## run 1
Design MOTOR_TOP, start of the top module:
module MOTOR_TOP#(   
    parameter C_AXI_ID_WIDTH       = 4,         
    parameter C_AXI_ADDR_WIDTH     = 16,        
    parameter C_AXI_DATA_WIDTH     = 64,        
    parameter C_AXI_NBURST_SUPPORT = 1'b0,      
    parameter C_AXI_BURST_TYPE     = 2'b00,     
    parameter WATCH_DOG_WIDTH      = 12,         
    parameter C_ADDR_SUMOFFSET     =   32'h0000_1000,
    parameter C_ADDR_MOTOR2ETH     =   32'h0000_0000,       
    parameter C_ADDR_ETH2MOTOR     =   32'hE000_0000    
)(    
    input                               sys_clk,
    input                               sys_rst,
   	output                            	saxi_wready,  
   	input [C_AXI_ID_WIDTH-1:0]        	saxi_wid,     
   	input [C_AXI_ADDR_WIDTH-1:0]      	saxi_waddr,   
   	input [7:0]                       	saxi_wlen,    
   	input [2:0]                       	saxi_wsize,   
   	input [1:0]                       	saxi_wburst,  
   	input [1:0]                       	saxi_wlock,   
   	input [3:0]                       	saxi_wcache,  
   	input [2:0]                       	saxi_wprot,   
   	input                             	saxi_wvalid,  
   	output                            	saxi_wd_wready,   
   	input [C_AXI_DATA_WIDTH-1:0]      	saxi_wd_wdata,     
   	input [C_AXI_DATA_WIDTH/8-1:0]    	saxi_wd_wstrb,     
   	input                             	saxi_wd_wlast,     
   	input                             	saxi_wd_wvalid,    
   	output  [C_AXI_ID_WIDTH-1:0]      	saxi_wb_bid,      
   	output  [1:0]                     	saxi_wb_bresp,    
  ...
clock: 10.0 ns
lec_check: 0
cap_margin: 20
cell_pad_in_sites_detail_placement: 1
cell_pad_in_sites_global_placement: 0
core_margin: 2
core_utilization: 40
min_routing_layer: met2
place_density: 0.38
setup_slack_margin: -0.86
slew_margin: 10
tns_end_percent: 55
run.sh (not shown) runs the stock make flow with config.mk's settings and CLKGATE_MAP_FILE=.
Input-level comparison between run 2 and run 1:
Settings: CELL_PAD_IN_SITES_GLOBAL_PLACEMENT removed (was 0); TNS_END_PERCENT removed (was 55); SLEW_MARGIN changed from 10 to 20; CELL_PAD_IN_SITES_DETAIL_PLACEMENT removed (was 1); SETUP_SLACK_MARGIN removed (was -0.86); PLACE_DENSITY removed (was 0.38); MIN_ROUTING_LAYER removed (was met2); CORE_UTILIZATION changed from 40 to 59; the clock period (ns, I/O delays scaled along) changed from 10.0 to 11.0.
Findings:
The sequential power in run 2 was lower than what run 1 gave.
On utilization: run 2 sits above run 1.
Run 1 → run 2: HPWL after detailed placement went down by 6800 µm; power after layout -14%.
Summary of the comparison: worst setup slack is higher in run 2, relative to run 1.
Run 2: flop share of the area 0.66 points above run 1
Run 2 vs run 1 on layout-stage area growth over the synthesis result: run 2 is the lower one.
Across both runs, starting density of the core was higher for run 2 than for run 1.
> inputs changed (run 2 -> run 3)
Settings: a change of CORE_UTILIZATION from 59 to 23; a change of the clock period (ns, I/O delays scaled along) from 11.0 to 8.67.
[summary]
Relative to run 2, met3 track demand over resource decreased by 2.5 points in run 3. Between run 3 and run 2, it is run 3 whose logic depth of the worst register-to-register path is lower, by 1. Internal power of the cells: run 3 higher than run 2. In the tables for run 3 and run 2, final total power reads lower with run 2.
[inputs] run 4 vs run 3
Settings: CORE_UTILIZATION now 17, was 23; the clock period (ns, I/O delays scaled along) now 14.8, was 8.67.
Results
Run 4 ended up with a lower starting utilization of the core area than run 3 did.
Wire length (lower): run 3
No run among run 3 and run 4 stopped early or left any final violation; all are clean.
In run 4, the share of power burned in the clock network came out 2.0 points below the value in run 3.

Starting RTL as in the previous note.
make LEC_CHECK=0 ABC_AREA=0 CAP_MARGIN=20 CELL_PAD_IN_SITES_DETAIL_PLACEMENT=2 CELL_PAD_IN_SITES_GLOBAL_PLACEMENT=2 CORE_ASPECT_RATIO=1.06 CORE_MARGIN=2 CORE_UTILIZATION=40 CTS_CLUSTER_DIAMETER=293 GPL_ROUTABILITY_DRIVEN=0 MIN_ROUTING_LAYER=met1 PLACE_DENSITY=0.36 SETUP_SLACK_MARGIN=-0.96 SLEW_MARGIN=5 finish   # period 9.95 ns
Next try:
Settings changed: ABC_AREA 0 to 1, CELL_PAD_IN_SITES_GLOBAL_PLACEMENT 2 to default, CORE_ASPECT_RATIO 1.06 to default, CTS_CLUSTER_DIAMETER 293 to default, PLACE_DENSITY 0.36 to default, SLEW_MARGIN 5 to 20.
After rerunning: The new run completed with no timing, DRC or antenna violations. Worst hold slack barely changes. Sequential power grows by a few percent. Wire length grows by well over a third. Power grows by roughly a tenth.
Next try:
Settings changed: ABC_AREA 1 to default, CELL_PAD_IN_SITES_DETAIL_PLACEMENT 2 to default, GPL_ROUTABILITY_DRIVEN 0 to default, MIN_ROUTING_LAYER met1 to default, SETUP_SLACK_MARGIN -0.96 to default.
Clock period 9.95 ns to 8.67 ns, I/O delays scaled along.
Outcome: The changed run finished with timing, DRC and antenna clean; global-route usage drops by 20 points; design area drops by 5.7%; combinational power drops by 72%; cell count drops by about 17%; utilization climbs by 0.60 points; setup slack got worse by 380 ps; area after synthesis drops by 6.5%; synthesized cell count drops by 21%; total power drops by 2.3%; sequential cell count is unchanged; critical path depth drops by 1.
Next try:
Settings changed: CORE_UTILIZATION 40 to 65, CTS_CLUSTER_DIAMETER from default to 217.
Clock period 8.67 ns to 6.33 ns, I/O delays scaled along.
The new run finished with timing, DRC and antenna clean. Register-to-register slack degrades by 1700 ps. Synthesized area stays the same. Final area shrinks by 1.5%. Clock skew went up by 11 ps. Non-clock buffer count stays the same. Die area fell by about 40%.
Next try:
Settings changed: ABC_AREA from default to 0, CORE_UTILIZATION 65 to 72, CTS_CLUSTER_DIAMETER 217 to default, CTS_CLUSTER_SIZE from default to 99.
Clock period 6.33 ns to 11.5 ns, I/O delays scaled along.
=> Hold slack hardly moves; setup slack improves by 1500 ps; global-route usage rises by 3.9 points; sequential power falls by 45%; wire length rises by about 2.5%; flip-flop count is unchanged.

== job 101 ==
Starting RTL as in the previous note.
clock: 4.82 ns
lec_check: 0
cap_margin: 0
core_margin: 2
core_utilization: 72
cts_cluster_diameter: 217
cts_cluster_size: 14
gpl_routability_driven: 0
hold_slack_margin: 0.29
place_density_lb_addon: 0.25
setup_slack_margin: 0.62
slew_margin: 40
Both conditions hold for job 101: the flow ran to the end and the final layout passed the timing, DRC and antenna checks.
For job 102, these inputs were changed with respect to job 101:
- a change of CTS_CLUSTER_SIZE from 14 to 16
- a deleted HOLD_SLACK_MARGIN that had been 0.29
- a change of SLEW_MARGIN from 40 to 20
- a change of PLACE_DENSITY_LB_ADDON from 0.25 to 0.27
- an added CORE_ASPECT_RATIO of 0.92
- an added MIN_ROUTING_LAYER of met1
- an added ABC_AREA of 1
- a change of GPL_ROUTABILITY_DRIVEN from 0 to 1
- a change of CTS_CLUSTER_DIAMETER from 217 to 42
- a change of SETUP_SLACK_MARGIN from 0.62 to 0.65
Results
- Job 102 ended up with a lower register fraction of the total cell area than job 101 did.
- For wire length of the first global-routing pass, dividing the value from job 101 by the value from job 102 gives 0.879.
- Changes observed in job 102 relative to job 101: final-layout clock buffer total went up by 4, area of the mapped netlist went up by about 7%, number of multi-input combinational cells in the layout went up by 21%, worst ir drop on vdd went up by about 80%.
- Looking at portion of total power attributed to combinational logic across job 102 and job 101, the one that comes out lower is job 101.
- Job 102 vs. job 101: wire length +7.5 mm; combinational power moved up; post-layout worst setup margin increased 0.14 ns.
Power is estimated from default activity; no workload was simulated.
